Setup of build 87:
==> flow/design.v (excerpt) <==
module mips16_core(
	input clk,
	input rst,  
	output [9:0] imem_addr,
	input [15:0] imem_rdata,
	output [9:0] dmem_addr,
	output dmem_we,
	output [15:0] dmem_wdata,
	input [15:0] dmem_rdata,
	input [15:0] in_data,
	output rf_we,
	output [4:0] rf_waddr,
	output [15:0] rf_wdata
	);
	wire ramWriteEN, regWriteEN, ZFlag, JFlag;
	wire [1:0] selA, selB, selC;
	wire [15:0] muxAout, muxBout, muxCout;
	wire [9:0] Caddr, ramAddress;
	wire [15:0] Instruction;
	wire [15:0] regAdata, regBdata;
	wire [3:0] ALUop;
	wire [15:0] ALUout;
	wire [9:0] Immediate;
	wire [15:0] ramBdata;
	wire [4:0] regAread, regBread, regwrite;
	wire [1:0] microcount;
	microcounter micro(.clk(clk), .Clear(rst), .count(microcount));
	wire ramclk = (microcount == 2'b00);  
	wire regclk = (microcount == 2'b01);  
	wire instrclk = (microcount == 2'b10);  
	PCOUNTER programcounter(
		.clk(clk),
		.En(instrclk),
		.Jaddr(muxBout[9:0]),  
		.Jflag(JFlag),
		.Caddr(Caddr),
		.Clear(rst)
		);
	assign imem_addr = Caddr;
  ...
Settings: LEC_CHECK=0, CAP_MARGIN=20, CORE_MARGIN=2, CORE_UTILIZATION=72, CTS_CLUSTER_DIAMETER=202, CTS_CLUSTER_SIZE=41, MAX_ROUTING_LAYER=met4, PLACE_DENSITY=0.66, SETUP_SLACK_MARGIN=2.84, SLEW_MARGIN=20; clock period 36.8 ns.
run.sh (not shown) runs the stock make flow with config.mk's settings and CLKGATE_MAP_FILE=.
Build 87 never completed; the flow aborted with a tool error in global routing.
diff inputs: build 87 => build 89
# build 87
export LEC_CHECK = 0
export CAP_MARGIN = 20
export CORE_MARGIN = 2
export CORE_UTILIZATION = 72
export CTS_CLUSTER_DIAMETER = 202
export CTS_CLUSTER_SIZE = 41
export MAX_ROUTING_LAYER = met4
export PLACE_DENSITY = 0.66
export SETUP_SLACK_MARGIN = 2.84
export SLEW_MARGIN = 20
create_clock -name core_clock -period 36.8 [get_ports {clk}]
# build 89
export LEC_CHECK = 0
export ABC_AREA = 1
export CAP_MARGIN = 20
export CORE_MARGIN = 2
export CORE_UTILIZATION = 72
export CTS_CLUSTER_DIAMETER = 400
export PLACE_DENSITY = 0.77
export SLEW_MARGIN = 20
create_clock -name core_clock -period 23.2 [get_ports {clk}]
## What came out
Build 89 failed in global routing with GRT-0232.
Build 89 — yosys synthesis chip area 1.6% lower, build 87 as reference
When the final numbers for build 89 and build 87 were put side by side, the TritonCTS buffer count turned out to be smaller in build 87.
Between build 87 and build 89, the flip-flop and latch count after synthesis does not differ in any meaningful way.
Build 89 vs build 87: yosys stat cell total up
Delta (build 89 minus build 87): area after synthesis went down about 1.6%; number of setup buffers added after CTS decreased by 9 relative to the old numbers; area fraction in and, or, nand and nor cells picked up an extra 13 points; H-tree level count has increased; vertical extent of the die lost about 0.8%.
Of build 89 and build 87, the run reporting the higher synthesized cell count was build 89.
Modified inputs, build 4 compared to build 89
# build 89
export LEC_CHECK = 0
export ABC_AREA = 1
export CAP_MARGIN = 20
export CORE_MARGIN = 2
export CORE_UTILIZATION = 72
export CTS_CLUSTER_DIAMETER = 400
export PLACE_DENSITY = 0.77
export SLEW_MARGIN = 20
create_clock -name core_clock -period 23.2 [get_ports {clk}]
# build 4
export LEC_CHECK = 0
export ABC_AREA = 1
export CAP_MARGIN = 20
export CORE_MARGIN = 2
export CORE_UTILIZATION = 58
export SLEW_MARGIN = 20
create_clock -name core_clock -period 36.5 [get_ports {clk}]
Results
Worst setup slack after placement, build 89 and build 4: lower on build 89. Placed instance count: build 89 and build 4 compared, lower one is build 89. Relative to build 89, floorplan core density has gone down in build 4. The runs compared here, build 89 and build 4, all ended either early or with open violations. Build 4 finished all stages; however, its layout fails the closing checks, the failures being negative setup slack. Diff build 4..build 89 | basic-gate share of the synthesized area counting and, or, nand and nor cells | unchanged.

========
Starting RTL as in the previous note.
make LEC_CHECK=0 ABC_AREA=1 CAP_MARGIN=0 CORE_MARGIN=2 CORE_UTILIZATION=72 CTS_CLUSTER_DIAMETER=390 CTS_CLUSTER_SIZE=15 PLACE_DENSITY_LB_ADDON=0.05 SETUP_SLACK_MARGIN=1.62 SLEW_MARGIN=20 finish   # period 13.3 ns
The first run failed in 5_1_grt.
Then changed:
==> flow/config.mk (replaced) <==
export PLATFORM = sky130hd
export DESIGN_NAME = mips16_core
export DESIGN_NICKNAME = mips16_core
export VERILOG_FILES = /design/flow/design.v
export SDC_FILE = /design/flow/constraint.sdc
export NUM_CORES = 4
export LEC_CHECK = 0
export CAP_MARGIN = 20
export CORE_MARGIN = 2
export CORE_UTILIZATION = 47
export SLEW_MARGIN = 20
==> flow/constraint.sdc (replaced) <==
create_clock -name core_clock -period 32.2 [get_ports {clk}]
set_input_delay 6.4400 -clock core_clock [delete_from_list [all_inputs] [get_ports {clk}]]
set_output_delay 6.4400 -clock core_clock [all_outputs]
set_load 0.01 [all_outputs]
=> The new run completed, yet does not pass: setup timing. Synthesized cell count decreases by 14%. Synthesized area increases by 1.7%. Die size increases by 55%.
Then changed:
--- a/flow/config.mk
+++ b/flow/config.mk
@@ -7,5 +7,8 @@
 export LEC_CHECK = 0
+export ABC_AREA = 1
 export CAP_MARGIN = 20
 export CORE_MARGIN = 2
-export CORE_UTILIZATION = 47
+export CORE_UTILIZATION = 58
+export HOLD_SLACK_MARGIN = 0.27
+export SETUP_SLACK_MARGIN = 5.0
 export SLEW_MARGIN = 20
==> flow/constraint.sdc (replaced) <==
create_clock -name core_clock -period 24.7 [get_ports {clk}]
set_input_delay 4.9400 -clock core_clock [delete_from_list [all_inputs] [get_ports {clk}]]
set_output_delay 4.9400 -clock core_clock [all_outputs]
set_load 0.01 [all_outputs]
What happened: The new run produced a layout that fails on setup timing. Global-route usage is lower by 0.89 points. Routed wire length is lower by about a fifth. Cell area is lower by a few percent. Sequential share of layout area is higher by 0.97 points. Final cell count is higher by a few percent. Setup slack gets worse by 3500 ps. Die area is lower by about a fifth.
Then changed:
--- a/flow/config.mk
+++ b/flow/config.mk
@@ -10,5 +10,6 @@
 export CORE_MARGIN = 2
-export CORE_UTILIZATION = 58
-export HOLD_SLACK_MARGIN = 0.27
-export SETUP_SLACK_MARGIN = 5.0
+export CORE_UTILIZATION = 72
+export CTS_CLUSTER_DIAMETER = 400
+export CTS_CLUSTER_SIZE = 10
+export PLACE_DENSITY = 0.36
 export SLEW_MARGIN = 20
==> flow/constraint.sdc (replaced) <==
create_clock -name core_clock -period 23.2 [get_ports {clk}]
set_input_delay 4.6400 -clock core_clock [delete_from_list [all_inputs] [get_ports {clk}]]
set_output_delay 4.6400 -clock core_clock [all_outputs]
set_load 0.01 [all_outputs]
Outcome: Now the flow died in 5_1_grt; synthesized area is unchanged; synthesized cell count stays the same; die size came out lower by 19%.
Then changed:
--- a/flow/config.mk
+++ b/flow/config.mk
@@ -10,6 +10,5 @@
 export CORE_MARGIN = 2
-export CORE_UTILIZATION = 72
-export CTS_CLUSTER_DIAMETER = 400
-export CTS_CLUSTER_SIZE = 10
-export PLACE_DENSITY = 0.36
+export CORE_UTILIZATION = 58
+export SETUP_SLACK_MARGIN = 4.89
 export SLEW_MARGIN = 20
+export TNS_END_PERCENT = 5
==> flow/constraint.sdc (replaced) <==
create_clock -name core_clock -period 24.1 [get_ports {clk}]
set_input_delay 4.8200 -clock core_clock [delete_from_list [all_inputs] [get_ports {clk}]]
set_output_delay 4.8200 -clock core_clock [all_outputs]
set_load 0.01 [all_outputs]
The changed run stopped in 5_1_grt, error GRT-0116.
Die area rose by a quarter to a third.
Synthesized area stays the same.
Synthesized cell count does not change.

========
mips16_core again, from the RTL that the note above started with.
export LEC_CHECK = 0
export ABC_AREA = 1
export CAP_MARGIN = 5
export CELL_PAD_IN_SITES_GLOBAL_PLACEMENT = 1
export CORE_MARGIN = 5
export CORE_UTILIZATION = 40
export GPL_TIMING_DRIVEN = 0
export MAX_ROUTING_LAYER = met4
export MIN_ROUTING_LAYER = met2
export PLACE_DENSITY_LB_ADDON = 0.21
export SETUP_SLACK_MARGIN = 5.0
export SLEW_MARGIN = 10
export TNS_END_PERCENT = 10
create_clock -name core_clock -period 37.6 [get_ports {clk}]
The starting point did not get past 5_1_grt.
Then changed:
==> flow/config.mk (replaced) <==
export PLATFORM = sky130hd
export DESIGN_NAME = mips16_core
export DESIGN_NICKNAME = mips16_core
export VERILOG_FILES = /design/flow/design.v
export SDC_FILE = /design/flow/constraint.sdc
export NUM_CORES = 4
export LEC_CHECK = 0
export CAP_MARGIN = 20
export CORE_MARGIN = 2
export CORE_UTILIZATION = 66
export MAX_ROUTING_LAYER = met4
export SLEW_MARGIN = 20
==> flow/constraint.sdc (replaced) <==
create_clock -name core_clock -period 40.9 [get_ports {clk}]
set_input_delay 8.1800 -clock core_clock [delete_from_list [all_inputs] [get_ports {clk}]]
set_output_delay 8.1800 -clock core_clock [all_outputs]
set_load 0.01 [all_outputs]
What happened: The new run never finished: it broke off in 5_1_grt (GRT-0232); die area came out lower by well over a third; synthesized cell count came out lower by roughly a tenth; area after synthesis came out higher slightly.
Then changed:
--- a/flow/config.mk
+++ b/flow/config.mk
@@ -8,0 +9 @@
+export CELL_PAD_IN_SITES_GLOBAL_PLACEMENT = 1
@@ -10 +11 @@
-export CORE_UTILIZATION = 66
+export CORE_UTILIZATION = 40
@@ -12 +13,2 @@
-export SLEW_MARGIN = 20
+export SLEW_MARGIN = 10
+export TNS_END_PERCENT = 10
==> flow/constraint.sdc (replaced) <==
create_clock -name core_clock -period 37.6 [get_ports {clk}]
set_input_delay 7.5200 -clock core_clock [delete_from_list [all_inputs] [get_ports {clk}]]
set_output_delay 7.5200 -clock core_clock [all_outputs]
set_load 0.01 [all_outputs]
This time the run produced a layout that fails on negative setup slack.
Area after synthesis does not change.
Synthesized cell count stays the same.
Die size came out higher by well over a third.
Then changed:
--- a/flow/config.mk
+++ b/flow/config.mk
@@ -7,0 +8 @@
+export ABC_AREA = 1
@@ -9 +9,0 @@
-export CELL_PAD_IN_SITES_GLOBAL_PLACEMENT = 1
@@ -11,4 +11,4 @@
-export CORE_UTILIZATION = 40
-export MAX_ROUTING_LAYER = met4
-export SLEW_MARGIN = 10
-export TNS_END_PERCENT = 10
+export CORE_UTILIZATION = 64
+export CTS_CLUSTER_SIZE = 95
+export PLACE_DENSITY = 0.35
+export SLEW_MARGIN = 20
==> flow/constraint.sdc (replaced) <==
create_clock -name core_clock -period 38.0 [get_ports {clk}]
set_input_delay 7.6000 -clock core_clock [delete_from_list [all_inputs] [get_ports {clk}]]
set_output_delay 7.6000 -clock core_clock [all_outputs]
set_load 0.01 [all_outputs]
After rerunning: This time the run never finished: it broke off in 5_1_grt with ODB-0269; synthesized cell count is higher by about a fifth; synthesized area is lower slightly; die area is lower by well over a third.
